==> design/flow/design.v <==
module EX (
    input clk,
    input rst_n,
    input en,
    input stage_ID_EX__EX_regwrite,
    input stage_ID_EX__EX_memtoreg,
    input stage_ID_EX__EX_memread,
    input stage_ID_EX__EX_memwrite,
    input stage_ID_EX__EX_alusrc,
    input [1:0] stage_ID_EX__EX_aluop,
    input stage_ID_EX__EX_regdst,
    input stage_ID_EX__EX_sys_en,
    input [31:0]stage_ID_EX__EX_rs_data,
    input [31:0]stage_ID_EX__EX_rt_data,
    input [4:0]stage_ID_EX__EX_rs_id,
    input [4:0]stage_ID_EX__EX_rt_id,
    input [4:0]stage_ID_EX__EX_rd_id,
    input [31:0]stage_ID_EX__EX_sign_ext,
    input [2:0]stage_ID_EX__EX_funct3,
    input sys__EX_done,
    output reg stage_EX_MEM__MEM_regwrite,
    output reg stage_EX_MEM__MEM_memtoreg,
    output reg stage_EX_MEM__MEM_memread,
    output reg stage_EX_MEM__MEM_memwrite,
    output reg [31:0] stage_EX_MEM__MEM_alures,
    output reg [31:0] stage_EX_MEM__MEM_store_data,
    output reg [4:0]  stage_EX_MEM__MEM_rd_id,
    output EX__HDUbr_regwrite,
    output EX__HDU_memread,
    output [4:0] EX__HDU_HDUbr_rd_id,
    output reg  EX_stall_for_sys,
    input  FU__EX_rs_wb,
    input  FU__EX_rs_mem,
    input  FU__EX_rt_wb,
    input  FU__EX_rt_mem,
    input [31:0]  WB__EX_for_help,
    input [31:0]  MEM__EX_for_help
);
localparam S0 = 0;  
localparam S1 = 1;  
wire [31:0] FMP1_out_rs;
wire [31:0] FMP1_out_rt;
wire [31:0] FMP2_out_rs;
wire [31:0] FMP2_out_rt;
wire [31:0] alu_in_rs;
wire [31:0] alu_in_rt;
reg  [31:0] alu_res;
assign FMP1_out_rs = (FU__EX_rs_wb)?WB__EX_for_help:stage_ID_EX__EX_rs_data;
assign FMP1_out_rt = (FU__EX_rt_wb)?WB__EX_for_help:stage_ID_EX__EX_rt_data;
assign FMP2_out_rs = (FU__EX_rs_mem)?MEM__EX_for_help:FMP1_out_rs;
assign FMP2_out_rt = (FU__EX_rt_mem)?MEM__EX_for_help:FMP1_out_rt;
assign alu_in_rs = FMP2_out_rs;
assign alu_in_rt = (stage_ID_EX__EX_alusrc)?stage_ID_EX__EX_sign_ext:FMP2_out_rt;
always@* begin
    case ({stage_ID_EX__EX_aluop,stage_ID_EX__EX_funct3})
        5'b00000: alu_res = alu_in_rs+alu_in_rt;
        5'b01000: alu_res = alu_in_rs+alu_in_rt;
        5'b10000: alu_res = alu_in_rs-alu_in_rt;
        5'b01001: alu_res = alu_in_rs<<alu_in_rt[4:0];
        5'b01101: alu_res = alu_in_rs>>alu_in_rt[4:0];
        5'b10101: alu_res = $signed(alu_in_rs)>>>alu_in_rt[4:0];
        5'b01100: alu_res = alu_in_rs^alu_in_rt;
        5'b01110: alu_res = alu_in_rs|alu_in_rt;
        5'b01111: alu_res = alu_in_rs&alu_in_rt;
        default: alu_res = 32'b0;   
    endcase
end
reg curr_state , next_state;
always@(posedge clk) begin
    if (!rst_n) begin
        curr_state <= 0;
    end
    else begin
        curr_state <= next_state;
    end
end
always@* begin
    next_state = curr_state;
    EX_stall_for_sys = 0;
    case(curr_state) 
        S0: begin
                if (stage_ID_EX__EX_sys_en) begin
                    next_state = S1;
                    EX_stall_for_sys = 1;
                end
        end
        S1: begin
                if(!sys__EX_done)
                    EX_stall_for_sys = 1;
                else begin
                    EX_stall_for_sys = 0;
                    next_state = S0;
                end
        end
    endcase
end
always@(posedge clk) begin
    if(!rst_n) begin
        stage_EX_MEM__MEM_regwrite <= 0;
        stage_EX_MEM__MEM_memtoreg <= 0;
        stage_EX_MEM__MEM_memread <= 0;
        stage_EX_MEM__MEM_memwrite <= 0;
        stage_EX_MEM__MEM_alures <= 0;
        stage_EX_MEM__MEM_store_data <= 0;
        stage_EX_MEM__MEM_rd_id <= 0;
    end
    else begin
        if(en) begin
            stage_EX_MEM__MEM_regwrite <= EX_stall_for_sys?0:stage_ID_EX__EX_regwrite;
            stage_EX_MEM__MEM_memtoreg <= EX_stall_for_sys?0:stage_ID_EX__EX_memtoreg;
            stage_EX_MEM__MEM_memread  <= EX_stall_for_sys?0:stage_ID_EX__EX_memread;
            stage_EX_MEM__MEM_memwrite <= EX_stall_for_sys?0:stage_ID_EX__EX_memwrite;
            stage_EX_MEM__MEM_alures   <= alu_res;
            stage_EX_MEM__MEM_store_data <= FMP2_out_rt;
            stage_EX_MEM__MEM_rd_id      <= stage_ID_EX__EX_regdst?stage_ID_EX__EX_rd_id:stage_ID_EX__EX_rt_id; 
        end
    end
end
assign EX__HDU_HDUbr_rd_id = stage_ID_EX__EX_regdst?stage_ID_EX__EX_rd_id:stage_ID_EX__EX_rt_id;
assign EX__HDU_memread = stage_ID_EX__EX_memread;
assign EX__HDUbr_regwrite = stage_ID_EX__EX_regwrite;
endmodule
==> design/flow/run.sh <==
#!/bin/bash
# the make line also repeats each setting of config.mk as NAME=value (left out here)
make -C /OpenROAD-flow-scripts/flow DESIGN_CONFIG=/design/flow/config.mk WORK_HOME=/design/flow/orfs CLKGATE_MAP_FILE= finish
==> design/flow/config.mk <==
export PLATFORM = sky130hd
export DESIGN_NAME = EX
export DESIGN_NICKNAME = EX
export VERILOG_FILES = /design/flow/design.v
export SDC_FILE = /design/flow/constraint.sdc
export NUM_CORES = 4
export LEC_CHECK = 0
export ABC_AREA = 1
export CAP_MARGIN = 0
export CORE_MARGIN = 2
export CORE_UTILIZATION = 60
export CTS_CLUSTER_DIAMETER = 315
export CTS_CLUSTER_SIZE = 95
export PLACE_DENSITY = 0.37
export SLEW_MARGIN = 20
export TNS_END_PERCENT = 10
==> design/flow/constraint.sdc <==
create_clock -name core_clock -period 3.47 [get_ports {clk}]
set_input_delay 0.6940 -clock core_clock [delete_from_list [all_inputs] [get_ports {clk}]]
set_output_delay 0.6940 -clock core_clock [all_outputs]
set_load 0.01 [all_outputs]
==> ci_impl_report.md, run 1 <==
### Metrics collected by this job

| Metric | Value |
|---|---|
| RD Place Congestion | 1.24 |
| Post-Synth Simple-Gate Area | 48.8% |
| Die area | roughly 23,000 um2 |
| Flops & latches, synth | 74 |
| Max H-tree Level | 3 |
| Area figure in the yosys stat output | 13,100 um2 |
| DP Wirelength | 50.7 mm |
| Core Area | 21,600 um2 |
| # IOs | ~280 |
| Ys flop type | dfxtp_1 |
| CTS Root Cell | clkbuf_16 |
| Number of buffers created by CTS | 9 |
| Xor+xnor area frac | 2.20% |
| Largest cells by area | nand2_1 (25%), nand3_1 (14%), dfxtp_1 (11%), ha_1 (9.2%), a21oi_1 (5.5%) |
| Yosys cell count | 2,386 |
| Die Span Y | 152 um |
| Clk sinks | 74 |
| Mux area share | less than 1% |
| Init Core Util | 60.7% |
| Total GRT Usage | 75.4% |
| Placed Cells | 3,194 |
| AO/OA Area Share | between 10% and 20% |
| Halt Stage | 5_1_grt |
| Synth Seq Share | 11.3% |
| Cell type with the largest total area | nand2_1 |
| Die Span X | 152 um |
| Synth top cells by count | nand2_1 (859), nand3_1 (364), inv_1 (175), a21oi_1 (144), nor2_1 (127) |
| Post-Syn Area | 13,100 um2 |
| Top logic family | simple AND/OR/NAND/NOR gates |
| IO buf count | 270 |
| Syn Area/Cell | 5.50 um2 |
| Post-Syn Instances | between 2,000 and 2,500 |
| Synth warn | 1 |
| Top-count cell post-synth | nand2_1 |
| Area leader share | 24.6% |
| Total grt overflow | roughly 57 |
| Row count | 54 |
| Unique cell types | 56 |
| Ys async rst share | 0% |
| Run Error | [ERROR GRT-0116] Global routing finished with congestion. Check the congestion regions in the DRC Viewer. |
| EDFF count, synth | 0 |
| Outcome | aborted with a tool error |
| Post-Syn Nets | about 2,700 |
| Adder Share, Synth | 9.40% |
| Clock Path Buffers | 2 |
[metal layers]
metal  overflow  track usage, %
met5          0            35.8
met3          2            55.4
met1          0            73.1
met2         26            94.6
met4         29            81.2
[through the flow]
step | worst slack, ns | power (uW) | area, um2
detailed placement | -1.41 | 4260 | 18500
CTS | -0.267 | 5630 | 19800
floorplan | -0.342 | 2720 | 13200
global placement | -1.32 | 4150 | 18500
[timing repair]
action,in CTS
resized,252
pin swaps,105
hold buffers,0
endpoints found under the setup margin,30
setup buffers,31
gates cloned,2
==> run 2: changes to the inputs <==
- CAP_MARGIN: 0 -> 20
- CORE_MARGIN: 2 -> 10
- CORE_UTILIZATION: 60 -> 40
- CTS_CLUSTER_DIAMETER: 315 -> 270
- CTS_CLUSTER_SIZE: 95 -> unset
- PLACE_DENSITY: 0.37 -> unset
- SLEW_MARGIN: 20 -> 35
- TNS_END_PERCENT: 10 -> unset
- clock period: 3.47 -> 5.2 ns (I/O delays scaled with it)
==> run 2 against run 1 <==
Synthesized cell count unchanged. Now clean on timing, DRC and antenna. Synthesized area unchanged. Die area up 75%.
==> ci_impl_report.md, run 2 <==
## PnR job results

| Metric | Value |
|---|---|
| Flop2flop setup slack | ~4 ns |
| Max Slew Vio Count | 0 |
| Hold Path Sink | stage_EX_MEM__MEM_alures[19] |
| First-pass GRT wire length | 102 mm |
| Max Clock Freq | 0.201 GHz |
| Slowest CP cell | clkdlybuf4s50_1 |
| CTS tree | built |
| Comb pwr share | 63.4% |
| Synth warn | 1 |
| Top-count cell post-synth | nand2_1 |
| Sequential power | between 600 and 700 uW |
| Outcome | no timing/DRC/antenna violations |
| Synth top cells by count | nand2_1 (859), nand3_1 (364), inv_1 (175), a21oi_1 (144), nor2_1 (127) |
| Unrepaired setup endpoints after global routing | false |
| Critical Path Sink | stage_EX_MEM__MEM_alures[23] |
| Cycle use final | between 90 and 100% |
| Leak pwr | 0.00904 uW |
| Min Tclk post-route | 4.98 ns |
| Yosys cell count | 2,386 |
| Mux area share | less than 1% |
| Core Area | between 30,000 and 40,000 um2 |
| First-pass iteration count of the detailed router | 6 |
| Die area | 40,500 um2 |
| Vias in the first global route | 17,200 |
| Cell type with the largest total area | nand2_1 |
| Synthesis-to-layout area growth | 37.8% |
| WHS Path Cells | 2 |
| Crit. End Element | flop |
| Synth Seq Share | 11.3% |
| Init Core Util | around two fifths |
| Setup WS post-layout | 0.220 ns |
| Unique cell types | 56 |
| Number of gates on the worst path with buffers counted | 23 |
| Worst Max-Slew Pin Slew | 0.952 ns |
| Worst R2R Path Depth | 3 |
| Crit Path Category | input pin to flop |
| Post-Syn Nets | 2,679 |
| RD Place Congestion | 1.03 |
| Area figure in the yosys stat output | 13,100 um2 |
| Xor+xnor area frac | 2.20% |
| Int Pwr | 1910 uW |
| Sw Share | 46.0% |
| Crit path max fanout | 19 |
| Routed vias/inst | 5.52 |
| Maxcap violations | 0 |
| Clk pwr | 675 uW |
| Die Span Y | 201 um |
| Net Switching | between 1500 and 2000 uW |
| Largest cells by area | nand2_1 (25%), nand3_1 (14%), dfxtp_1 (11%), ha_1 (9.2%), a21oi_1 (5.5%) |
| Clock share of power | a little under a fifth |
| Critical path origin | stage_ID_EX__EX_alusrc |
| Reg power frac | around 18% |
| Ys flop type | dfxtp_1 |
| Log Warnings | 65 |
| Worst hold path type | flop to flop |
| CP Launch Type | input pin |
| Post-Place Worst Slack | -0.292 ns |
| Post-Synth Simple-Gate Area | between 40% and 50% |
| R2R Path End | stage_EX_MEM__MEM_regwrite |
| Clk sinks | 74 |
| DP Wirelength | 56.8 mm |
| Syn Area/Cell | ~5.5 um2 |
| CTS Root Cell | clkbuf_16 |
| Area leader share | between 20% and 30% |
| Worst-Skew Late Latency | 0.36 ns |
| Setup violators final | 0 |
| Post-Syn Instances | roughly 2,400 |
| Main power group | combinational logic |
| Number of buffers created by CTS | 9 |
| Max H-tree Level | 3 |
| Total grt overflow | 0 |
| Antenna violations before repair | 2 |
| Ys async rst share | 0% |
| AO/OA Area Share | ~17% |
| IO buf count | 270 |
| Min-delay src | stage_EX_MEM__MEM_alures[19] |
| WP data arrival | 5.19 ns |
| Row count | 66 |
| Crit path cell chain | clkdlybuf4s50_1 -> buf_4 -> nand2_1 -> nand2_2 -> inv_2 -> ha_1 -> buf_4 -> inv_1 -> nand2_1 -> o21ai_0 -> xor2_1 -> ha_1 -> a21oi_1 -> buf_4 -> o21ai_0 -> nor2_1 -> inv_1 -> nand3_1 -> nand3_1 -> o21ai_0 -> nand3_1 -> o21ai_1 -> a21oi_1 |
| EDFF count, synth | 0 |
| Comb group | ~2200 uW |
| Drt total wl | 68.7 mm |
| Post-Syn Area | roughly 13,000 um2 |
| Cell family with most CP delay | buffers and inverters |
| Worst path bufs/invs | 7 |
| CP required | 5.41 ns |
| Clock Skew | 0.00229 ns |
| Adder Share, Synth | 9.40% |
| Total GRT Usage | 32.5% |
| P per Cell Area | 196 nW/um2 |
| Via Count | 18,000 |
| Final core occ | 55.7% |
| Die Span X | 201 um |
| Fillers | 3,418 |
| # IOs | 276 |
| R2r startpoint | curr_state |
| Avg WL per Cell | roughly 21 um |
| Clock Path Buffers | 2 |
| Pin count of the biggest net entering global routing | between 60 and 70 |
| Max rail drop VDD | 0.000161 V |
| Worst-path clk slew | 0.05 ns |
| Hold_buf cts | 0 |
| Final Hold Viols | 0 |
| # DRC | 0 |
| Slew Limit Headroom | 36.5% |
| Flops & latches, synth | 74 |
| Top logic family | simple AND/OR/NAND/NOR gates |
| Drt first-iter violations | approximately 1,800 |
| Slowest stage delay, CP | 0.50 ns |
| Final layout net count | 3,104 |
| DRT antenna net count | 0 |
[run 2: timing repair]
| action | CTS | global route |
|---|---|---|
| hold endpoints to repair | 0 | 0 |
| resized | 0 | 11 |
| setup buffers | 0 | 3 |
| setup endpoints to repair | 0 | 23 |
[run 2: final cells by class]
class	count	area [um2]	area share (%)
clock inverter	4	50.0	0.277
timing repair inverter	1	7.51	0.0415
tap	442	553	3.06
inverter	198	748	4.14
antenna	1	2.50	0.0138
timing repair buffer	537	4780	26.4
multi-input combinational	1990	10200	56.4
sequential	74	1480	8.19
clock buffer	12	256	1.42
[run 2: metrics by stage]
stage	TNS [ns]	cells	hold slack [ns]	total power, uW	cell area, um2
after global placement	-2.85	3238	0.455	2800	17700
after CTS	0	3254	0.463	3500	18000
after global routing	0	3259	0.486	3770	18100
final	0	3259	0.463	3540	18100
after detailed placement	-3.13	3238	0.455	2820	17700
after floorplan	0	2386	0.490	1810	13100
[run 2: metal layers]
layer / vias to the layer above / routed length, um / GRT usage, %
li1: 8726 / - / -
met1: 8334 / 27600 / 39.5
met2: 774 / 32500 / 54.8
met3: 148 / 4650 / 3.47
met4: 0 / 3820 / 18.3
met5: - / 0 / 0
==> run 3: changes to the inputs <==
- CAP_MARGIN: 20 -> 15
- CELL_PAD_IN_SITES_DETAIL_PLACEMENT: unset -> 2
- CELL_PAD_IN_SITES_GLOBAL_PLACEMENT: unset -> 1
- CORE_MARGIN: 10 -> 7
- CORE_UTILIZATION: 40 -> 24
- CTS_CLUSTER_DIAMETER: 270 -> 358
- CTS_CLUSTER_SIZE: unset -> 36
- GPL_TIMING_DRIVEN: unset -> 1
- MAX_ROUTING_LAYER: unset -> met5
- SETUP_SLACK_MARGIN: unset -> 1.3
- SLEW_MARGIN: 35 -> 0
- TNS_END_PERCENT: unset -> 80
- clock period: 5.2 -> 6.33 ns (I/O delays scaled with it)
==> run 3 against run 2 <==
Global-route usage shrank 5.7 points. Register-to-register slack gained 1.1 ns. Clock power shrank 13%. Still clean. Sequential share of layout area is essentially flat. Setup slack gained 1.1 ns. First-iteration DRC count shrank 43%. Highest routed layer unchanged.
==> ci_impl_report.md, run 3 <==
## PnR job results

| Metric | Value |
|---|---|
| Worst hold path type | flop to flop |
| RD Place Congestion | around 1 |
| Main power group | combinational logic |
| Post-Place Worst Slack | 0.0844 ns |
| Clock share of power | 19.7% |
| Synthesis-to-layout area growth | 38.4% |
| Worst-Skew Late Latency | 0.39 ns |
| Comb pwr share | 63.2% |
| Log Warnings | 66 |
| Crit. End Element | flop |
| P per Cell Area | 165 nW/um2 |
| WP data arrival | between 5 and 6 ns |
| Vias in the first global route | 19,400 |
| Max rail drop VDD | 0.000102 V |
| Outcome | no timing/DRC/antenna violations |
| Critical path origin | FU__EX_rs_mem |
| Number of buffers created by CTS | 9 |
| Worst Max-Slew Pin Slew | between 1 and 1.5 ns |
| Leak pwr | around 0.0086 uW |
| Unique cell types | 56 |
| WHS Path Cells | 2 |
| Reg power frac | 17.1% |
| Hold Path Sink | stage_EX_MEM__MEM_alures[19] |
| Flops & latches, synth | 74 |
| Critical Path Sink | stage_EX_MEM__MEM_alures[31] |
| Die Span X | 248 um |
| CTS Root Cell | clkbuf_16 |
| Final Hold Viols | 0 |
| Pin count of the biggest net entering global routing | around 70 |
| Ys async rst share | 0% |
| Max Slew Vio Count | 0 |
| Ys flop type | dfxtp_1 |
| Drt total wl | between 80 and 90 mm |
| IO buf count | roughly 270 |
| First-pass iteration count of the detailed router | 5 |
| Crit path cell chain | clkdlybuf4s50_1 -> inv_2 -> buf_12 -> o21ai_1 -> inv_1 -> ha_1 -> a21oi_1 -> o21ai_0 -> a21oi_1 -> nand3_2 -> a21oi_2 -> inv_1 -> nand3_1 -> nand3_1 -> nand2_2 -> nand2_1 -> a21oi_2 |
| Clock Skew | 0.000344 ns |
| Slowest stage delay, CP | ~0.80 ns |
| Clock Path Buffers | 2 |
| First-pass GRT wire length | 124 mm |
| Max Clock Freq | about 0.2 GHz |
| Sw Share | 50.4% |
| Post-Syn Instances | 2,386 |
| Min-delay src | stage_EX_MEM__MEM_alures[19] |
| Core Area | 53,900 um2 |
| Xor+xnor area frac | 2.20% |
| Die Span Y | 248 um |
| Worst path bufs/invs | 5 |
| Via Count | around 18,000 |
| Worst R2R Path Depth | 3 |
| Fillers | 6,653 |
| Setup WS post-layout | 1.31 ns |
| EDFF count, synth | 0 |
| Number of gates on the worst path with buffers counted | 17 |
| Mux area share | 0.429% |
| DP Wirelength | 68.2 mm |
| Die area | 61,400 um2 |
| Synth warn | 1 |
| Comb group | 1890 uW |
| Largest cells by area | nand2_1 (25%), nand3_1 (14%), dfxtp_1 (11%), ha_1 (9.2%), a21oi_1 (5.5%) |
| Flop2flop setup slack | ~5.1 ns |
| CP required | between 6 and 7 ns |
| Slowest CP cell | o21ai_1 |
| AO/OA Area Share | about 17% |
| Cell type with the largest total area | nand2_1 |
| Top-count cell post-synth | nand2_1 |
| Post-Syn Nets | ~2,700 |
| Synth top cells by count | nand2_1 (859), nand3_1 (364), inv_1 (175), a21oi_1 (144), nor2_1 (127) |
| Area figure in the yosys stat output | 13,100 um2 |
| Unrepaired setup endpoints after global routing | true |
| Adder Share, Synth | 9.40% |
| Post-Syn Area | 13,100 um2 |
| Cell family with most CP delay | AND-OR/OR-AND gates |
| Pwr Total | 2990 uW |
| Clk sinks | 74 |
| R2R Path End | stage_EX_MEM__MEM_regwrite |
| CP Launch Type | input pin |
| Post-Synth Simple-Gate Area | 48.8% |
| Slew Limit Headroom | 31.0% |
| Drt first-iter violations | between 1,000 and 1,500 |
| Clk pwr | 589 uW |
| R2r startpoint | curr_state |
| Setup violators final | 0 |
| Crit Path Category | input pin to flop |
| CTS tree | built |
| Net Switching | ~1500 uW |
| Sequential power | 511 uW |
| Yosys cell count | 2,386 |
| Max H-tree Level | 3 |
| Total GRT Usage | 26.7% |
| Avg WL per Cell | between 20 and 30 um |
| Row count | ~85 |
| Init Core Util | 24.3% |
| Final layout net count | 2,955 |
| Syn Area/Cell | 5.50 um2 |
| Hold_buf cts | 0 |
| Top logic family | simple AND/OR/NAND/NOR gates |
| # DRC | 0 |
| Final setup TNS | 0 ns |
| Area leader share | around a quarter |
| Routed vias/inst | 5.37 |
| Maxcap violations | 0 |
| Synth Seq Share | approximately 11% |
| Int Pwr | 1480 uW |
| Cycle use final | 79.2% |
| # IOs | 276 |
| Worst-path clk slew | 0.06 ns |
| Min Tclk post-route | 5.02 ns |
| DRT antenna net count | 0 |
| Crit path max fanout | 53 |
| Antenna violations before repair | 7 |
| Total grt overflow | 0 |
## run 3: what timing repair did
| action | in CTS | in global routing |
|---|---|---|
| setup endpoints to repair | 23 | 20 |
| setup buffers | 10 | 18 |
| gates cloned | 3 | 0 |
| gates resized | 98 | 148 |
| pin swaps | 20 | 60 |
## run 3: layer usage
metal | global-route usage (%) | vias to the layer above | wire length [um]
met5 | 0 | - | 0
met4 | 11.5 | 0 | 4310
met3 | 2.93 | 167 | 3400
met2 | 48.3 | 414 | 42800
met1 | 31.8 | 9113 | 35100
li1 | - | 8416 | -
## run 3: final cells by class
cell class / instances / area, um2 / area share, %
clock inverter: 7 / 87.6 / 0.482
clock buffer: 9 / 225 / 1.24
timing repair buffer: 389 / 3790 / 20.9
tap: 696 / 871 / 4.80
inverter: 198 / 766 / 4.22
antenna: 7 / 17.5 / 0.0965
multi-input combinational: 1990 / 10900 / 60.1
sequential: 74 / 1480 / 8.16
## run 3: stage by stage
step | utilization (%) | std cells | hold WS, ns | area (um2)
6_report | 33.7 | 3370 | 0.469 | 18200
5_1_grt | 33.7 | 3369 | 0.487 | 18200
4_1_cts | 32.4 | 3345 | 0.470 | 17400
3_5_place_dp | 31.0 | 3316 | 0.459 | 16700
3_3_place_gp | 31.0 | 3316 | 0.458 | 16700
2_1_floorplan | - | 2386 | 0.490 | 13100
==> run 4: changes to the inputs <==
- ABC_AREA: 1 -> unset
- CAP_MARGIN: 15 -> 20
- CELL_PAD_IN_SITES_DETAIL_PLACEMENT: 2 -> unset
- CELL_PAD_IN_SITES_GLOBAL_PLACEMENT: 1 -> 2
- CORE_ASPECT_RATIO: unset -> 0.5
- CORE_MARGIN: 7 -> 8
- CORE_UTILIZATION: 24 -> 40
- CTS_CLUSTER_DIAMETER: 358 -> 204
- CTS_CLUSTER_SIZE: 36 -> 51
- GPL_TIMING_DRIVEN: 1 -> unset
- MAX_ROUTING_LAYER: met5 -> unset
- SETUP_SLACK_MARGIN: 1.3 -> -0.18
- SLEW_MARGIN: 0 -> 20
- TNS_END_PERCENT: 80 -> 40
- clock period: 6.33 -> 5.2 ns (I/O delays scaled with it)
==> run 4 against run 3 <==
Largest power group unchanged. First-iteration DRC count rose by 130%. Sequential share of layout area up 0.067 points. Sequential power up 18%. Now fails the layout checks on setup timing. Largest cell class unchanged. Via count is 9.3% lower. Highest routed layer is now met5. Clock power grew 24%.
==> ci_impl_report.md, run 4 <==
## PnR job results

| Metric | Value |
|---|---|
| DRT antenna net count | 0 |
| Clk sinks | 74 |
| Area figure in the yosys stat output | 13,200 um2 |
| Die Span X | 273 um |
| Total grt overflow | 0 |
| R2r startpoint | stage_EX_MEM__MEM_alures[1] |
| Min-delay src | stage_EX_MEM__MEM_alures[3] |
| Core Area | 32,800 um2 |
| Final core occ | a little over half |
| RD Place Congestion | about 1.1 |
| Setup WS post-layout | -0.00880 ns |
| CTS Root Cell | clkbuf_16 |
| Pin count of the biggest net entering global routing | around 67 |
| Unique cell types | ~86 |
| Drt total wl | slightly above 70 mm |
| CP required | approximately 5.5 ns |
| Crit path cell chain | clkdlybuf4s50_1 -> mux2_4 -> o221ai_4 -> ha_4 -> a41oi_4 -> nor3_2 -> o311a_1 -> o21a_2 -> a31oi_1 -> xnor2_1 -> ha_2 -> a21oi_4 -> o21ai_2 -> a211oi_2 -> nand3b_1 -> o211ai_1 -> buf_4 -> xor2_2 -> buf_4 -> a32oi_2 -> a21oi_1 |
| Reg power frac | 16.6% |
| Outcome | failed layout checks |
| Placed Cells | 2,637 |
| Synth top cells by count | mux2i_1 (204), nand2_1 (190), nor2_1 (142), o21ai_0 (136), a21oi_1 (115) |
| R2R Path End | stage_EX_MEM__MEM_alures[1] |
| Max rail drop VDD | 0.000184 V |
| Number of gates on the worst path with buffers counted | 21 |
| Avg WL per Cell | ~27 um |
| Final layout net count | 2,502 |
| DP Wirelength | 57.6 mm |
| Adder Share, Synth | 9.34% |
| Number of buffers created by CTS | 9 |
| Max Slew Vio Count | 0 |
| CP dominant cell by count | buf_4 |
| Flops & latches, synth | 74 |
| WHS Path Cells | 2 |
| Total GRT Usage | 35.1% |
| IO buf count | 270 |
| Comb pwr share | 63.4% |
| Worst hold path type | flop to flop |
| Clk pwr | 731 uW |
| Hold Path Sink | stage_EX_MEM__MEM_alures[3] |
| Xor+xnor area frac | 3.77% |
| Slowest stage delay, CP | roughly 0.43 ns |
| Largest cells by area | mux2i_1 (15%), dfxtp_1 (11%), ha_1 (9.2%), nand2_1 (5.4%), o21ai_0 (5.2%) |
| Worst-path clk slew | about 0.07 ns |
| Synth warn | 1 |
| Vias in the first global route | 15,200 |
| Worst R2R Path Depth | 6 |
| Slowest CP cell | clkdlybuf4s50_1 |
| Ys flop type | dfxtp_1 |
| Clock share of power | 20.1% |
| First-pass GRT wire length | 104 mm |
| Yosys cell count | 1,813 |
| Crit path max fanout | 5 |
| Net Switching | 1700 uW |
| Critical Path Sink | stage_EX_MEM__MEM_alures[25] |
| Max Clock Freq | 0.192 GHz |
| First-pass iteration count of the detailed router | 8 |
| Area leader share | 15.5% |
| # IOs | approximately 280 |
| Worst-Skew Late Latency | 0.38 ns |
| Synthesis-to-layout area growth | 36.3% |
| Leak pwr | 0.00773 uW |
| Fillers | 3,154 |
| Post-Syn Area | approximately 13,000 um2 |
| P per Cell Area | 202 nW/um2 |
| Clock Skew | 0.000622 ns |
| EDFF count, synth | 0 |
| Sw Share | 46.6% |
| Comb group | around 2300 uW |
| Post-Syn Nets | 2,106 |
| WP data arrival | 5.47 ns |
| Worst path bufs/invs | 3 |
| Pwr Total | 3650 uW |
| Worst hold slack | 0.474 ns |
| Slew Limit Headroom | roughly a quarter |
| Top logic family | AND-OR/OR-AND gates |
| Sequential power | just over 600 uW |
| # DRC | 0 |
| Synth Seq Share | 11.2% |
| Via Count | between 15,000 and 20,000 |
| Antenna violations before repair | 3 |
| Mux area share | around 20% |
| CP Launch Type | input pin |
| Final Hold Viols | 0 |
| Layout check faults | setup timing |
| Log Warnings | 68 |
| Init Core Util | 40.3% |
| AO/OA Area Share | around 29% |
| Main power group | combinational logic |
| Crit. End Element | flop |
| Flop2flop setup slack | 3.51 ns |
| Hold_buf cts | 0 |
| CTS tree | built |
| Worst Max-Slew Pin Slew | 1.11 ns |
| Drt first-iter violations | 2,388 |
| Min Tclk post-route | ~5.2 ns |
| Final non-filler cell total | 2,656 |
| Top-count cell post-synth | mux2i_1 |
| Die area | 39,500 um2 |
| Cell type with the largest total area | mux2i_1 |
| Maxcap violations | 0 |
| Int Pwr | 1950 uW |
| Crit Path Category | input pin to flop |
| Syn Area/Cell | 7.29 um2 |
| Critical path origin | WB__EX_for_help[1] |
| Row count | about 47 |
| Max H-tree Level | 3 |
| Cycle use final | 100% |
| Setup violators final | 2 |
| Die Span Y | approximately 140 um |
| Ys async rst share | 0% |
| Post-Syn Instances | 1,813 |
| Routed vias/inst | 6.19 |
| Cell family with most CP delay | AND-OR/OR-AND gates |
| Post-Synth Simple-Gate Area | 18.6% |
| Clock Path Buffers | 2 |
## run 4: timing repair
| item | CTS | global route |
|---|---|---|
| setup endpoints to repair | 0 | 4 |
| buffers inserted | 0 | 3 |
| gates resized | 0 | 11 |
## run 4: metrics by stage
step,TNS [ns],setup WS (ns),cell area [um2]
3_5_place_dp,-2.56,-0.340,17600
4_1_cts,0,0.0138,17900
6_report,-0.0174,-0.00880,18000
5_1_grt,-1.13,-0.174,18000
3_3_place_gp,-1.62,-0.280,17600
2_1_floorplan,-0.556,-0.201,13300
## run 4: final cells by class
cell class,count,area (um2),area share [%]
multi-input combinational,1508,10800,59.8
timing repair buffer,512,4510,25.0
sequential,74,1480,8.23
tap,441,552,3.06
inverter,104,390,2.17
clock buffer,9,225,1.25
clock inverter,7,83.8,0.465
antenna,1,2.50,0.0139
## run 4: routing by layer
metal  wire (um)  track usage (%)
met1       32000             48.8
met2       28700             50.0
met3        9700             12.8
met4        2140             9.61
met5          13                0
==> run 5: changes to the inputs <==
- CELL_PAD_IN_SITES_GLOBAL_PLACEMENT: 2 -> 1
- CORE_ASPECT_RATIO: 0.5 -> 0.79
- CORE_MARGIN: 8 -> 2
- CORE_UTILIZATION: 40 -> 62
- CTS_CLUSTER_DIAMETER: 204 -> unset
- CTS_CLUSTER_SIZE: 51 -> 13
- GPL_TIMING_DRIVEN: unset -> 0
- SETUP_SLACK_MARGIN: -0.18 -> 0.19
- SLEW_MARGIN: 20 -> 40
- TNS_END_PERCENT: 40 -> unset
- clock period: 5.2 -> 4.71 ns (I/O delays scaled with it)
==> run 5 against run 4 <==
The flow now stops in 3_3_place_gp. Synthesized cell count is the same. Die area is 43% lower. Synthesized area stayed put.
==> ci_impl_report.md, run 5 <==
### Metrics collected by this job

| Metric | Value |
|---|---|
| Outcome | aborted with a tool error |
| Halt Stage | 3_3_place_gp |
| Run Error | [ERROR GPL-0301] Utilization 115.368 % exceeds 100%. |
| Post-Syn Instances | 1,813 |
| Flops & latches, synth | 74 |
| Core Area | 20,900 um2 |
| Top logic family | AND-OR/OR-AND gates |
| Area figure in the yosys stat output | 13,200 um2 |
| Die area | 22,500 um2 |
| Ys async rst share | 0% |
| Adder Share, Synth | 9.34% |
| Top-count cell post-synth | mux2i_1 |
| AO/OA Area Share | about 29% |
| Synth warn | 1 |
| Row count | ~47 |
| Xor+xnor area frac | between 3 and 4% |
| Largest cells by area | mux2i_1 (15%), dfxtp_1 (11%), ha_1 (9.2%), nand2_1 (5.4%), o21ai_0 (5.2%) |
| Synth Seq Share | 11.2% |
| Die Span X | around 170 um |
| EDFF count, synth | 0 |
| Unique cell types | between 80 and 90 |
| Area leader share | 15.5% |
| Mux area share | 20.3% |
| Post-Syn Nets | 2,106 |
| Yosys cell count | 1,813 |
| Syn Area/Cell | 7.29 um2 |
| Post-Syn Area | 13,200 um2 |
| Ys flop type | dfxtp_1 |
| Synth top cells by count | mux2i_1 (204), nand2_1 (190), nor2_1 (142), o21ai_0 (136), a21oi_1 (115) |
| Cell type with the largest total area | mux2i_1 |
| Init Core Util | 63.1% |
| # IOs | around 280 |
| Die Span Y | 134 um |
| Post-Synth Simple-Gate Area | 18.6% |
==> run 6: changes to the inputs <==
- CELL_PAD_IN_SITES_GLOBAL_PLACEMENT: 1 -> unset
- CORE_ASPECT_RATIO: 0.79 -> unset
- CORE_UTILIZATION: 62 -> 8
- CTS_CLUSTER_SIZE: 13 -> unset
- GPL_TIMING_DRIVEN: 0 -> unset
- SETUP_SLACK_MARGIN: 0.19 -> unset
- SLEW_MARGIN: 40 -> 20
- clock period: 4.71 -> 6.43 ns (I/O delays scaled with it)
==> run 6 against run 5 <==
The run now finishes clean. Synthesized area is the same. Synthesized cell count is the same. Die area grew to 7.5 times the previous value.
==> ci_impl_report.md, run 6 <==
## PnR job results

| Metric | Value |
|---|---|
| Worst hold path type | flop to flop |
| P per Cell Area | 148 nW/um2 |
| Top-count cell post-synth | mux2i_1 |
| Drt first-iter violations | 1,971 |
| Worst-path clk slew | 0.06 ns |
| Total grt overflow | 0 |
| Min Tclk post-route | 6.06 ns |
| Clock Path Buffers | 2 |
| Comb group | 1810 uW |
| Synth Seq Share | around 11% |
| Ys flop type | dfxtp_1 |
| Critical Path Sink | stage_EX_MEM__MEM_alures[27] |
| Sequential power | 491 uW |
| Crit. End Element | flop |
| # IOs | ~280 |
| WHS Path Cells | 2 |
| Worst hold slack | 0.475 ns |
| Clk sinks | ~74 |
| Area leader share | 15.5% |
| Final Hold Viols | 0 |
| Unique cell types | about 86 |
| Min-delay src | stage_EX_MEM__MEM_alures[3] |
| Post-CTS Setup Bufs | 0 |
| Hold_buf cts | 0 |
| Avg WL per Cell | ~21 um |
| Largest cells by area | mux2i_1 (15%), dfxtp_1 (11%), ha_1 (9.2%), nand2_1 (5.4%), o21ai_0 (5.2%) |
| Mux area share | 20.3% |
| Comb pwr share | a little under two thirds |
| CTS tree | built |
| Via Count | about 16,000 |
| First-pass GRT wire length | 124 mm |
| DRT antenna net count | 0 |
| Crit Path Category | input pin to flop |
| Worst path bufs/invs | 3 |
| Die area | 168,000 um2 |
| Int Pwr | 1430 uW |
| Core Area | about 160,000 um2 |
| First-pass iteration count of the detailed router | 8 |
| Max H-tree Level | 3 |
| Final setup TNS | 0 ns |
| Slowest stage delay, CP | 0.58 ns |
| EDFF count, synth | 0 |
| Maxcap violations | 0 |
| Crit path max fanout | 3 |
| AO/OA Area Share | 28.6% |
| IO buf count | 270 |
| Critical path origin | WB__EX_for_help[5] |
| Xor+xnor area frac | 3.77% |
| Post-Syn Instances | 1,813 |
| Number of gates on the worst path with buffers counted | 22 |
| Worst R2R Path Depth | 4 |
| Synthesis-to-layout area growth | 45.8% |
| Yosys cell count | 1,813 |
| Post-Syn Nets | 2,106 |
| Antenna violations before repair | 11 |
| Outcome | no timing/DRC/antenna violations |
| Die Span Y | 410 um |
| Total GRT Usage | around a tenth |
| Worst-Skew Late Latency | 0.40 ns |
| Vias in the first global route | 15,200 |
| Clock share of power | 19.4% |
| CP dominant cell by count | o21ai_0 |
| Unrepaired setup endpoints after global routing | false |
| R2r startpoint | curr_state |
| Synth warn | 1 |
| Reg power frac | roughly 17% |
| Synth top cells by count | mux2i_1 (204), nand2_1 (190), nor2_1 (142), o21ai_0 (136), a21oi_1 (115) |
| CTS resizes | 0 |
| CP required | just under 7 ns |
| Number of buffers created by CTS | 9 |
| CTS Root Cell | clkbuf_16 |
| Max Clock Freq | 0.165 GHz |
| Max rail drop VDD | between 0.0001 and 0.00015 V |
| WP data arrival | 6.37 ns |
| Top logic family | AND-OR/OR-AND gates |
| Syn Area/Cell | 7.29 um2 |
| Flop2flop setup slack | 4.59 ns |
| Die Span X | 410 um |
| CP Launch Type | input pin |
| R2R Path End | stage_EX_MEM__MEM_memtoreg |
| Net Switching | around 1400 uW |
| Setup violators final | 0 |
| Clk pwr | 553 uW |
| Slew Limit Headroom | 18.5% |
| Post-Syn Area | 13,200 um2 |
| Log Warnings | 65 |
| Sw Share | between 40 and 50% |
| Pwr Total | 2860 uW |
| Row count | 149 |
| Ys async rst share | 0% |
| Leak pwr | 0.00715 uW |
| Worst Max-Slew Pin Slew | 1.22 ns |
| Cycle use final | 94.2% |
| Pin count of the biggest net entering global routing | 67 |
| Flops & latches, synth | 74 |
| Hold Path Sink | stage_EX_MEM__MEM_alures[3] |
| Clock Skew | 0.0120 ns |
| Cell family with most CP delay | AND-OR/OR-AND gates |
| Max Slew Vio Count | 0 |
| Slowest CP cell | o31ai_1 |
| Routed vias/inst | 3.74 |
| Init Core Util | between 8 and 9% |
| Cell type with the largest total area | mux2i_1 |
| Drt total wl | 91.7 mm |
| Area figure in the yosys stat output | 13,200 um2 |
| DP Wirelength | 75.9 mm |
| Crit path cell chain | clkdlybuf4s50_1 -> mux2i_1 -> o21ai_1 -> o31ai_1 -> and4_1 -> nand2_1 -> nor3_1 -> nand2_1 -> o21ai_0 -> xnor2_1 -> ha_1 -> a21oi_1 -> o21ai_0 -> a211oi_1 -> buf_4 -> nand3b_1 -> o21ai_0 -> o221ai_1 -> buf_4 -> xnor2_1 -> a21oi_1 -> o21ai_0 |
| Main power group | combinational logic |
| # DRC | 0 |
| RD Place Congestion | around 1.0 |
| Adder Share, Synth | under 10% |
| Post-Synth Simple-Gate Area | 18.6% |
| Final layout net count | 2,392 |
run 6: area by class of cell:
type,count,area [um2]
Antenna cell,2,5.00
Clock buffer,10,239
Clock inverter,6,41.3
Fill cell,19100,145000
Inverter,104,390
Multi-Input combinational cell,1508,10700
Sequential cell,74,1480
Tap cell,2189,2740
Timing Repair Buffer,402,3690
run 6: metrics by stage:
step	area [um2]	worst slack, ns	instances	utilization [%]
detailed placement	19000	0.149	4277	11.5
floorplan	13200	0.470	1813	-
CTS	19300	0.540	4293	11.7
finish	19300	0.374	4295	11.7
global placement	19000	0.133	4277	11.5
global route	19300	0.149	4293	11.7
run 6: layer usage:
| metal | wire (um) | up-vias | track usage [%] |
|---|---|---|---|
| met3 | 11100 | 147 | 3.45 |
| met2 | 38700 | 968 | 15.9 |
| met1 | 38000 | 7756 | 13.3 |
| met5 | 69 | - | 0 |
| li1 | - | 7160 | - |
| met4 | 3810 | 12 | 4.29 |
==> run 7: changes to the inputs <==
- CORE_UTILIZATION: 8 -> 58
- TNS_END_PERCENT: unset -> 5
- clock period: 6.43 -> 5.2 ns (I/O delays scaled with it)
==> run 7 against run 6 <==
Highest routed layer unchanged. Die area decreased by 86%. Combinational power is 25% higher. Utilization grew 66 points. Still clean. Register-to-register slack worse by 1.4 ns. Power up 30%. Setup slack lost 0.27 ns. Cell area down 8.7%. Synthesized area unchanged. First-iteration DRC count rose by 50%. Largest power group unchanged. Cell count is 43% lower. Sequential share of layout area rose by 0.73 points. Sequential cell count unchanged.
==> ci_impl_report.md, run 7 <==
## PnR job results

| Metric | Value |
|---|---|
| Via Count | 17,300 |
| Max Clock Freq | about 0.2 GHz |
| Max H-tree Level | 3 |
| Pwr Total | 3710 uW |
| Avg WL per Cell | roughly 28 um |
| Int Pwr | roughly 2000 uW |
| WP data arrival | 5.32 ns |
| Area figure in the yosys stat output | about 13,000 um2 |
| Final layout net count | about 2,500 |
| Ys flop type | dfxtp_1 |
| Clock share of power | 22.6% |
| Post-Syn Nets | 2,106 |
| IO buf count | 270 |
| Flops & latches, synth | 74 |
| Area leader share | 15.5% |
| Worst hold slack | 0.485 ns |
| Slowest CP cell | mux2i_1 |
| Top-count cell post-synth | mux2i_1 |
| R2r startpoint | stage_EX_MEM__MEM_alures[1] |
| Outcome | no timing/DRC/antenna violations |
| Crit Path Category | input pin to flop |
| Placed Cells | ~2,400 |
| Mux area share | 20.3% |
| Cell type with the largest total area | mux2i_1 |
| Reg power frac | approximately 16% |
| Crit path max fanout | 10 |
| Max Slew Vio Count | 0 |
| Slew Limit Headroom | 14.8% |
| Main power group | combinational logic |
| Largest cells by area | mux2i_1 (15%), dfxtp_1 (11%), ha_1 (9.2%), nand2_1 (5.4%), o21ai_0 (5.2%) |
| Init Core Util | 58.7% |
| Pin count of the biggest net entering global routing | 67 |
| Die Span Y | about 150 um |
| Unrepaired setup endpoints after global routing | true |
| Syn Area/Cell | 7.29 um2 |
| Hold Path Sink | stage_EX_MEM__MEM_alures[3] |
| RD Place Congestion | 1.16 |
| Die Span X | 155 um |
| Clk sinks | 74 |
| Total grt overflow | 0 |
| Critical Path Sink | stage_EX_MEM__MEM_alures[30] |
| Max rail drop VDD | 0.000177 V |
| Worst path bufs/invs | 3 |
| Seq. cell area | 1480 um2 |
| Slowest stage delay, CP | 0.55 ns |
| Top logic family | AND-OR/OR-AND gates |
| Adder Share, Synth | 9.34% |
| CTS Root Cell | clkbuf_16 |
| Sequential power | roughly 610 uW |
| Synthesis-to-layout area growth | 33.1% |
| First-pass iteration count of the detailed router | 10 |
| CTS tree | built |
| Worst hold path type | flop to flop |
| Clock Path Buffers | 2 |
| Synth top cells by count | mux2i_1 (204), nand2_1 (190), nor2_1 (142), o21ai_0 (136), a21oi_1 (115) |
| Critical path origin | FU__EX_rt_wb |
| Number of buffers created by CTS | 9 |
| Post-Synth Simple-Gate Area | a little under a fifth |
| Ys async rst share | 0% |
| Comb group | approximately 2300 uW |
| Post-Syn Instances | about 1,800 |
| Net Switching | roughly 1700 uW |
| Sw Share | ~45% |
| Comb pwr share | about three fifths |
| DRT antenna net count | 0 |
| Core Area | 22,500 um2 |
| Cell family with most CP delay | AND-OR/OR-AND gates |
| Leak pwr | 0.00758 uW |
| Row count | about 55 |
| Flop2flop setup slack | 3.22 ns |
| Design Area, Final | 17,600 um2 |
| Post-DP Area | 17,200 um2 |
| Number of gates on the worst path with buffers counted | 18 |
| Drt first-iter violations | 2,953 |
| Antenna violations before repair | 7 |
| Die area | 24,000 um2 |
| Worst-Skew Late Latency | 0.36 ns |
| Setup violators final | 0 |
| Routed vias/inst | 7.03 |
| Cycle use final | between 90% and 100% |
| DP Wirelength | 51.9 mm |
| Post-Syn Area | 13,200 um2 |
| Yosys cell count | around 1,800 |
| Maxcap violations | 0 |
| EDFF count, synth | 0 |
| First-pass GRT wire length | between 90 and 100 mm |
| Worst Max-Slew Pin Slew | 1.27 ns |
| Worst-path clk slew | 0.07 ns |
| Comb area | 10,700 um2 |
| Hold_buf cts | 0 |
| Crit path cell chain | buf_2 -> buf_4 -> buf_4 -> mux2_4 -> mux2i_1 -> o21a_1 -> nand3_1 -> nor3_4 -> a21oi_1 -> nor2_1 -> xnor2_1 -> ha_1 -> nand2b_1 -> o22ai_1 -> a2111oi_0 -> o21ai_0 -> a21oi_1 -> a41oi_1 |
| Min-delay src | stage_EX_MEM__MEM_alures[3] |
| Fillers | 1,597 |
| Min Tclk post-route | 5.09 ns |
| Clk pwr | 838 uW |
| Final Hold Viols | 0 |
| Clock Skew | 0.000274 ns |
| Vias in the first global route | 16,400 |
| Crit. End Element | flop |
| P per Cell Area | ~210 nW/um2 |
| Synth warn | 1 |
| Unique cell types | approximately 86 |
| # IOs | ~280 |
| CP required | 5.43 ns |
| R2R Path End | stage_EX_MEM__MEM_alures[1] |
| Total GRT Usage | a little over half |
| WHS Path Cells | 2 |
| Xor+xnor area frac | 3.77% |
| # DRC | 0 |
| Synth Seq Share | 11.2% |
| Drt total wl | 67.9 mm |
| Worst R2R Path Depth | 6 |
| CP Launch Type | input pin |
| Final non-filler cell total | 2,469 |
| AO/OA Area Share | between 20% and 30% |
| Log Warnings | 69 |
run 7: repair_timing:
| item | CTS | global route |
|---|---|---|
| resized | 0 | 15 |
| setup endpoints to repair | 0 | 12 |
| buffers inserted | 0 | 0 |
| hold endpoints to repair | 0 | 0 |
run 7: cell type report:
class | count | share of cell area [%]
sequential | 74 | 8.42
multi-input combinational | 1508 | 61.1
tap | 285 | 2.03
timing repair buffer | 476 | 24.1
antenna | 7 | 0.0996
inverter | 104 | 2.22
clock buffer | 9 | 1.28
clock inverter | 6 | 0.782
run 7: routing by layer:
| metal | wire [um] | track usage (%) | vias to the layer above |
|---|---|---|---|
| met1 | 23300 | 63.3 | 7874 |
| met3 | 10400 | 20.8 | 520 |
| met2 | 27000 | 79.7 | 1624 |
| met5 | 121 | 1.86 | - |
| li1 | - | - | 7323 |
| met4 | 7060 | 41.7 | 6 |
run 7: stage by stage:
stage | setup TNS (ns) | utilization [%] | setup WS [ns]
floorplan | -0.556 | - | -0.201
global placement | -0.728 | 76.4 | -0.177
detailed placement | -1.78 | 76.4 | -0.266
CTS | 0 | 78.0 | 0.0768
global route | -0.0587 | 78.1 | -0.0310
finish | 0 | 78.2 | 0.108
==> run 8: changes to the inputs <==
- CORE_UTILIZATION: 58 -> 72
- CTS_CLUSTER_SIZE: unset -> 41
- MAX_ROUTING_LAYER: unset -> met4
- SETUP_SLACK_MARGIN: unset -> 0.66
- TNS_END_PERCENT: 5 -> unset
- clock period: 5.2 -> 2.31 ns (I/O delays scaled with it)
==> run 8 against run 7 <==
The flow now stops in 3_5_place_dp. Synthesized cell count did not move. Die area shrank 19%. Synthesized area is the same.
==> ci_impl_report.md, run 8 <==
### Metrics collected by this job

| Metric | Value |
|---|---|
| Area figure in the yosys stat output | approximately 13,000 um2 |
| Post-Syn Nets | 2,106 |
| Ys async rst share | 0% |
| Init Core Util | 73.6% |
| Syn Area/Cell | 7.29 um2 |
| Core Area | between 15,000 and 20,000 um2 |
| Area leader share | 15.5% |
| EDFF count, synth | 0 |
| Run Error | [ERROR DPL-0038] Utilization greater than 100%, impossible to legalize |
| Mux area share | 20.3% |
| Outcome | aborted with a tool error |
| Top-count cell post-synth | mux2i_1 |
| Unique cell types | 86 |
| Largest cells by area | mux2i_1 (15%), dfxtp_1 (11%), ha_1 (9.2%), nand2_1 (5.4%), o21ai_0 (5.2%) |
| Adder Share, Synth | 9.34% |
| Post-Syn Instances | between 1,500 and 2,000 |
| Cell type with the largest total area | mux2i_1 |
| Row count | about 49 |
| Synth Seq Share | 11.2% |
| Synth warn | 1 |
| Die Span X | between 100 and 150 um |
| Yosys cell count | between 1,500 and 2,000 |
| Post-Syn Area | 13,200 um2 |
| Ys flop type | dfxtp_1 |
| Die area | approximately 19,000 um2 |
| AO/OA Area Share | 28.6% |
| Synth top cells by count | mux2i_1 (204), nand2_1 (190), nor2_1 (142), o21ai_0 (136), a21oi_1 (115) |
| # IOs | 276 |
| Top logic family | AND-OR/OR-AND gates |
| Flops & latches, synth | 74 |
| Xor+xnor area frac | 3.77% |
| RD Place Congestion | 1.35 |
| Die Span Y | 139 um |
| Post-Synth Simple-Gate Area | 18.6% |
| Halt Stage | 3_5_place_dp |
| IO buf count | 270 |
run 8: stage by stage:
stage	hold slack, ns	power (uW)	instances
global placement	0.440	6580	2681
floorplan	0.479	4230	1813
==> run 9: changes to the inputs <==
- CAP_MARGIN: 20 -> 0
- CELL_PAD_IN_SITES_DETAIL_PLACEMENT: unset -> 2
- CELL_PAD_IN_SITES_GLOBAL_PLACEMENT: unset -> 1
- CORE_MARGIN: 2 -> 3
- CORE_UTILIZATION: 72 -> 24
- CTS_CLUSTER_DIAMETER: unset -> 183
- CTS_CLUSTER_SIZE: 41 -> unset
- GPL_TIMING_DRIVEN: unset -> 0
- MAX_ROUTING_LAYER: met4 -> met5
- PLACE_DENSITY_LB_ADDON: unset -> 0.03
- SETUP_SLACK_MARGIN: 0.66 -> 1.43
- SLEW_MARGIN: 20 -> 0
- TNS_END_PERCENT: unset -> 80
- clock period: 2.31 -> 6.33 ns (I/O delays scaled with it)
==> run 9 against run 8 <==
Now fails the layout checks on capacitance limit, slew limit. Synthesized cell count did not move. Die area rose to 3.0 times the previous value. Synthesized area unchanged.
==> ci_impl_report.md, run 9 <==
## PnR job results

| Metric | Value |
|---|---|
| Synth top cells by count | mux2i_1 (204), nand2_1 (190), nor2_1 (142), o21ai_0 (136), a21oi_1 (115) |
| Fillers | 6,218 |
| Vias in the first global route | 17,300 |
| Log Warnings | a little under 70 |
| Worst hold path type | flop to flop |
| R2r startpoint | stage_EX_MEM__MEM_alures[19] |
| Post-Syn Instances | between 1,500 and 2,000 |
| Cell family with most CP delay | buffers and inverters |
| Worst hold slack | 0.491 ns |
| Clock Path Buffers | 2 |
| Total GRT Usage | 35.4% |
| Post-Syn Nets | 2,106 |
| CP dominant cell by count | buf_6 |
| Area leader share | 15.5% |
| CP required | 6.58 ns |
| Worst R2R Path Depth | 5 |
| Synth Seq Share | 11.2% |
| Largest cells by area | mux2i_1 (15%), dfxtp_1 (11%), ha_1 (9.2%), nand2_1 (5.4%), o21ai_0 (5.2%) |
| Number of buffers created by CTS | 9 |
| Slowest CP cell | o211ai_1 |
| Routed vias/inst | 5.82 |
| WP data arrival | between 5 and 6 ns |
| Init Core Util | 24.4% |
| Comb pwr share | 65.4% |
| Row count | 85 |
| Post-Synth Simple-Gate Area | 18.6% |
| Top-count cell post-synth | mux2i_1 |
| Max Clock Freq | 0.184 GHz |
| WHS Path Cells | 2 |
| Mux area share | 20.3% |
| Int Pwr | 1680 uW |
| DRT antenna net count | 0 |
| Hold Path Sink | stage_EX_MEM__MEM_memwrite |
| Final Hold Viols | 0 |
| CTS tree | built |
| Drt total wl | 105 mm |
| Antenna violations before repair | 13 |
| Via Count | 16,800 |
| Syn Area/Cell | 7.29 um2 |
| Ys flop type | dfxtp_1 |
| Max rail drop VDD | 0.000158 V |
| Number of gates on the worst path with buffers counted | 28 |
| First-pass GRT wire length | 143 mm |
| Post-Place Worst Slack | -1.09 ns |
| Xor+xnor area frac | 3.77% |
| DP Wirelength | 85.8 mm |
| Core Area | 54,100 um2 |
| Setup violators final | 0 |
| Area figure in the yosys stat output | between 10,000 and 15,000 um2 |
| Ys async rst share | 0% |
| Net Switching | 1720 uW |
| Die area | 57,900 um2 |
| Die Span X | 241 um |
| Top logic family | AND-OR/OR-AND gates |
| Pwr Total | 3400 uW |
| Clk sinks | approximately 74 |
| Reg power frac | 14.6% |
| Hold_buf cts | 0 |
| Critical path origin | stage_ID_EX__EX_alusrc |
| Min Tclk post-route | 5.44 ns |
| Min-delay src | stage_EX_MEM__MEM_memwrite |
| Leak pwr | between 0.007 and 0.008 uW |
| Worst Max-Slew Pin Slew | 1.52 ns |
| Cell type with the largest total area | mux2i_1 |
| Total grt overflow | 0 |
| Design Area, Final | between 15,000 and 20,000 um2 |
| Max H-tree Level | 3 |
| First-pass iteration count of the detailed router | 5 |
| Critical Path Sink | stage_EX_MEM__MEM_alures[28] |
| Max Slew Vio Count | 9 |
| Yosys cell count | 1,813 |
| # DRC | 0 |
| Worst-Skew Late Latency | 0.40 ns |
| CTS Root Cell | clkbuf_16 |
| RD Place Congestion | between 0.9 and 1 |
| Unique cell types | ~86 |
| Pin count of the biggest net entering global routing | 15 |
| IO buf count | 266 |
| Avg WL per Cell | 36.3 um |
| Drt first-iter violations | 1,515 |
| AO/OA Area Share | ~29% |
| Clock share of power | approximately 20% |
| EDFF count, synth | 0 |
| Setup WS post-layout | 0.887 ns |
| # IOs | 276 |
| Crit Path Category | input pin to flop |
| Clock Skew | between 0.007 and 0.008 ns |
| Cycle use final | 86.0% |
| Adder Share, Synth | a little under a tenth |
| Crit path max fanout | 5 |
| Synth warn | 1 |
| Worst-path clk slew | 0.07 ns |
| R2R Path End | stage_EX_MEM__MEM_alures[19] |
| Main power group | combinational logic |
| Post-DP Area | 16,900 um2 |
| Outcome | failed layout checks |
| Sw Share | a little over 50% |
| Die Span Y | about 240 um |
| CP Launch Type | input pin |
| Layout check faults | capacitance limit, slew limit |
| Unrepaired setup endpoints after global routing | true |
| Clk pwr | a little under 700 uW |
| Worst path bufs/invs | 14 |
| Flops & latches, synth | 74 |
| P per Cell Area | around 180 nW/um2 |
| Slowest stage delay, CP | roughly 0.50 ns |
| Comb group | 2220 uW |
| Synthesis-to-layout area growth | 44.1% |
| Final core occ | around a third |
| Post-Syn Area | 13,200 um2 |
| Maxcap violations | 2 |
| Slew Limit Headroom | -2.08% |
| Flop2flop setup slack | 4.18 ns |
| Crit. End Element | flop |
| Sequential power | 498 uW |
| Final layout net count | 2,472 |
## run 9: stage by stage
step,cells,TNS [ns]
global placement,2775,-26.51
CTS,2864,0
finish,2888,0
global route,2883,0
floorplan,1813,0
detailed placement,2778,-15.64
## run 9: metal layers
layer	vias to the layer above	wire length (um)	part of all wire, %	GRT usage (%)
met1	8647	47200	45	48.2
met3	139	6940	6.6	4.91
met4	12	3750	3.6	12.5
li1	7319	-	-	-
met5	-	79	0.075	0
met2	696	47000	45	57.1
## run 9: cell type report
cell class	instances	area [um2]	area share, %
clock inverters	6	97.6	0.513
repair buffers	355	3420	17.9
diodes	8	20.0	0.105
inverters	104	399	2.10
clock buffers	10	239	1.26
plain buffers	127	956	5.02
flip-flops and latches	74	1480	7.78
multi-input cells	1508	11600	60.7
well taps	696	871	4.57
## run 9: what timing repair did
action                                 CTS  global route
gates resized                          217            68
gates cloned                             0             0
endpoints found under the hold margin    0             0
pin swaps                               77            42
setup buffers                           70            16
setup endpoints to repair               31            28
==> run 10: changes to the inputs <==
- CAP_MARGIN: 0 -> 20
- CELL_PAD_IN_SITES_DETAIL_PLACEMENT: 2 -> unset
- CELL_PAD_IN_SITES_GLOBAL_PLACEMENT: 1 -> unset
- CORE_MARGIN: 3 -> 2
- CORE_UTILIZATION: 24 -> 18
- CTS_CLUSTER_DIAMETER: 183 -> unset
- GPL_TIMING_DRIVEN: 0 -> unset
- MAX_ROUTING_LAYER: met5 -> unset
- PLACE_DENSITY_LB_ADDON: 0.03 -> unset
- SETUP_SLACK_MARGIN: 1.43 -> unset
- SLEW_MARGIN: 0 -> 20
- TNS_END_PERCENT: 80 -> unset
- clock period: 6.33 -> 7.95 ns (I/O delays scaled with it)
==> run 10 against run 9 <==
The run now finishes clean. Clock power shrank 29%. Routed wire length shrank 32%. Clock skew shrank 0.0069 ns. Worst hold slack lost 0.021 ns. Clock-buffer cell count is the same. Critical endpoint is now stage_EX_MEM__MEM_alures[29]. Highest routed layer unchanged. Non-clock buffer count shrank 151. Setup slack gained 0.20 ns. Global-route usage shrank 17 points. Sequential power shrank about 20%. Utilization shrank 12 points. Combinational power shrank 39%. Via count shrank 9.4%.
==> ci_impl_report.md, run 10 <==
## PnR job results

| Metric | Value |
|---|---|
| Ys flop type | dfxtp_1 |
| Final setup TNS | 0 ns |
| CTS Root Cell | clkbuf_16 |
| Mux area share | about a fifth |
| Fillers | approximately 8,000 |
| RD Place Congestion | 1.02 |
| Cell family with most CP delay | simple AND/OR/NAND/NOR gates |
| Crit Path Category | input pin to flop |
| AO/OA Area Share | 28.6% |
| Met2 routed wirelength | 29.8 mm |
| Worst hold slack | 0.470 ns |
| Outcome | no timing/DRC/antenna violations |
| DR top layer | met5 |
| Final layout net count | 2,321 |
| Seq. cell area | 1480 um2 |
| Hold Path Sink | stage_EX_MEM__MEM_alures[3] |
| Met1 wire length | around 31 mm |
| Int Pwr | 1180 uW |
| Flops & latches, synth | 74 |
| Slowest stage delay, CP | approximately 0.6 ns |
| Post-Syn Nets | 2,106 |
| Met3 WL | 7.54 mm |
| Die Span Y | 275 um |
| Reg power frac | 17.7% |
| Row count | 99 |
| Avg WL per Cell | 24.0 um |
| Worst hold path type | flop to flop |
| Unique cell types | 86 |
| Synthesis-to-layout area growth | 30.1% |
| Synth warn | 1 |
| Final Hold Viols | 0 |
| Crit path cell chain | clkdlybuf4s50_1 -> nand2b_1 -> nor3_2 -> a311oi_1 -> nor3_2 -> o311a_1 -> o21a_2 -> nand2_2 -> a21oi_1 -> xnor2_1 -> ha_1 -> and4_1 -> nand4_1 -> nor2_1 -> nand4_1 -> o21ai_0 -> o221ai_1 -> nor2b_1 -> mux2i_1 -> or3_1 |
| # DRC | 0 |
| Die area | 75,600 um2 |
| # IOs | 276 |
| Worst-Skew Late Latency | 0.40 ns |
| CP Launch Type | input pin |
| R2R Path End | stage_EX_MEM__MEM_alures[19] |
| Worst-path clk slew | approximately 0.060 ns |
| First-pass iteration count of the detailed router | 5 |
| Setup violators final | 0 |
| Net Switching | 1060 uW |
| Worst path bufs/invs | 1 |
| Unrepaired setup endpoints after global routing | false |
| CP required | slightly above 8 ns |
| Synth top cells by count | mux2i_1 (204), nand2_1 (190), nor2_1 (142), o21ai_0 (136), a21oi_1 (115) |
| Ys async rst share | 0% |
| Post-Syn Instances | ~1,800 |
| Worst R2R Path Depth | 5 |
| EDFF count, synth | 0 |
| DRT antenna net count | 0 |
| Cell type with the largest total area | mux2i_1 |
| Max Slew Vio Count | 0 |
| R2r startpoint | stage_EX_MEM__MEM_alures[19] |
| Drt first-iter violations | 1,679 |
| Post-CTS Setup Bufs | 0 |
| Max H-tree Level | 3 |
| Number of gates on the worst path with buffers counted | 20 |
| Comb area | 10,700 um2 |
| First-pass GRT wire length | 102 mm |
| Worst Max-Slew Pin Slew | 0.993 ns |
| Syn Area/Cell | 7.29 um2 |
| CTS tree | built |
| Core Area | 72,800 um2 |
| Max rail drop VDD | roughly 0.00013 V |
| P per Cell Area | 130 nW/um2 |
| Synth Seq Share | 11.2% |
| Vias in the first global route | ~14,000 |
| Leak pwr | 0.00683 uW |
| CTS resizes | 0 |
| Yosys cell count | between 1,500 and 2,000 |
| Sequential power | 396 uW |
| WHS Path Cells | 2 |
| Top logic family | AND-OR/OR-AND gates |
| Area figure in the yosys stat output | 13,200 um2 |
| Top-count cell post-synth | mux2i_1 |
| Clock Skew | approximately 0.0006 ns |
| Pin count of the biggest net entering global routing | 68 |
| Comb group | 1360 uW |
| DP Wirelength | 57.5 mm |
| Max Clock Freq | 0.146 GHz |
| WP data arrival | 7.14 ns |
| Total GRT Usage | 18.4% |
| Total grt overflow | 0 |
| Critical path origin | stage_ID_EX__EX_aluop[0] |
| Min-delay src | stage_EX_MEM__MEM_alures[3] |
| Slowest CP cell | nor3_2 |
| Clk sinks | around 74 |
| Cycle use final | 86.3% |
| Routed vias/inst | between 5 and 6 |
| Antenna violations before repair | 10 |
| Init Core Util | 18.1% |
| Die Span X | 275 um |
| Post-Syn Area | about 13,000 um2 |
| Number of buffers created by CTS | 9 |
| Main power group | combinational logic |
| Xor+xnor area frac | 3.77% |
| Maxcap violations | 0 |
| Min Tclk post-route | 6.86 ns |
| Critical Path Sink | stage_EX_MEM__MEM_alures[29] |
| Log Warnings | between 60 and 70 |
| Largest cells by area | mux2i_1 (15%), dfxtp_1 (11%), ha_1 (9.2%), nand2_1 (5.4%), o21ai_0 (5.2%) |
| Post-Synth Simple-Gate Area | 18.6% |
| Comb pwr share | 60.8% |
| Crit path max fanout | 7 |
| Clock share of power | 21.5% |
| Adder Share, Synth | about a tenth |
| Via Count | between 15,000 and 20,000 |
| Flop2flop setup slack | 5.98 ns |
| Crit. End Element | flop |
| Clock Path Buffers | 2 |
| Drt total wl | 71.8 mm |
| Area leader share | 15.5% |
| Hold_buf cts | 0 |
| Sw Share | 47.4% |
| Clk pwr | between 400 and 500 uW |
| Slew Limit Headroom | 33.4% |
| IO buf count | 270 |
run 10: stage by stage:
step / util, % / worst slack [ns] / total power (uW) / instances / instance area, um2
after floorplan: - / 1.69 / 1210 / 1813 / 13200
after global placement: 23.2 / 0.851 / 1720 / 2976 / 16900
after detailed placement: 23.2 / 0.843 / 1710 / 2976 / 16900
after CTS: 23.6 / 1.27 / 2210 / 2991 / 17200
after global routing: 23.6 / 0.935 / 2350 / 2991 / 17200
final: 23.6 / 1.09 / 2240 / 2993 / 17200
run 10: cell type report:
class | instances | area share, %
multi-input cells | 1508 | 62.1
clock inverters | 5 | 0.459
diodes | 2 | 0.0291
inverters | 104 | 2.27
repair buffers | 331 | 18.2
flip-flops and latches | 74 | 8.62
well taps | 959 | 6.98
clock buffers | 10 | 1.39
run 10: routing by layer:
metal	track usage, %	vias up
met4	8.92	14
met3	4.70	138
met5	0	-
met1	24.4	7173
met2	27.6	893
li1	-	7011
==> run 11: changes to the inputs <==
- ABC_AREA: unset -> 1
- CORE_ASPECT_RATIO: unset -> 1.43
- CORE_UTILIZATION: 18 -> 72
- CTS_CLUSTER_DIAMETER: unset -> 371
- CTS_CLUSTER_SIZE: unset -> 100
- SETUP_SLACK_MARGIN: unset -> 1.07
- TNS_END_PERCENT: unset -> 20
- clock period: 7.95 -> 4.47 ns (I/O delays scaled with it)
==> run 11 against run 10 <==
The run now fails in 3_3_place_gp. Die area decreased by 74%. Synthesized area decreased by 0.70%. Synthesized cell count increased by 32%.
==> ci_impl_report.md, run 11 <==
### Metrics collected by this job

| Metric | Value |
|---|---|
| Outcome | aborted with a tool error |
| Halt Stage | 3_3_place_gp |
| Run Error | [ERROR GPL-0301] Utilization 101.695 % exceeds 100%. |
| AO/OA Area Share | roughly 17% |
| Post-Syn Area | 13,100 um2 |
| Top logic family | simple AND/OR/NAND/NOR gates |
| Syn Area/Cell | around 5.5 um2 |
| Ys flop type | dfxtp_1 |
| Post-Synth Simple-Gate Area | 48.8% |
| EDFF count, synth | 0 |
| Die Span X | 117 um |
| Area figure in the yosys stat output | 13,100 um2 |
| Synth warn | 1 |
| Post-Syn Instances | 2,386 |
| Largest cells by area | nand2_1 (25%), nand3_1 (14%), dfxtp_1 (11%), ha_1 (9.2%), a21oi_1 (5.5%) |
| Die area | about 19,000 um2 |
| Synth top cells by count | nand2_1 (859), nand3_1 (364), inv_1 (175), a21oi_1 (144), nor2_1 (127) |
| Post-Syn Nets | ~2,700 |
| Synth Seq Share | 11.3% |
| Adder Share, Synth | approximately a tenth |
| Top-count cell post-synth | nand2_1 |
| Ys async rst share | 0% |
| Flops & latches, synth | 74 |
| Cell type with the largest total area | nand2_1 |
| Row count | slightly below 60 |
| Area leader share | between 20 and 25% |
| Init Core Util | between 70 and 80% |
| Xor+xnor area frac | 2.20% |
| Unique cell types | around 56 |
| Core Area | 18,000 um2 |
| Mux area share | 0.429% |
| Die Span Y | around 170 um |
| Yosys cell count | 2,386 |
| # IOs | 276 |
No activity file was given, so power comes from the tool's default toggle rates.
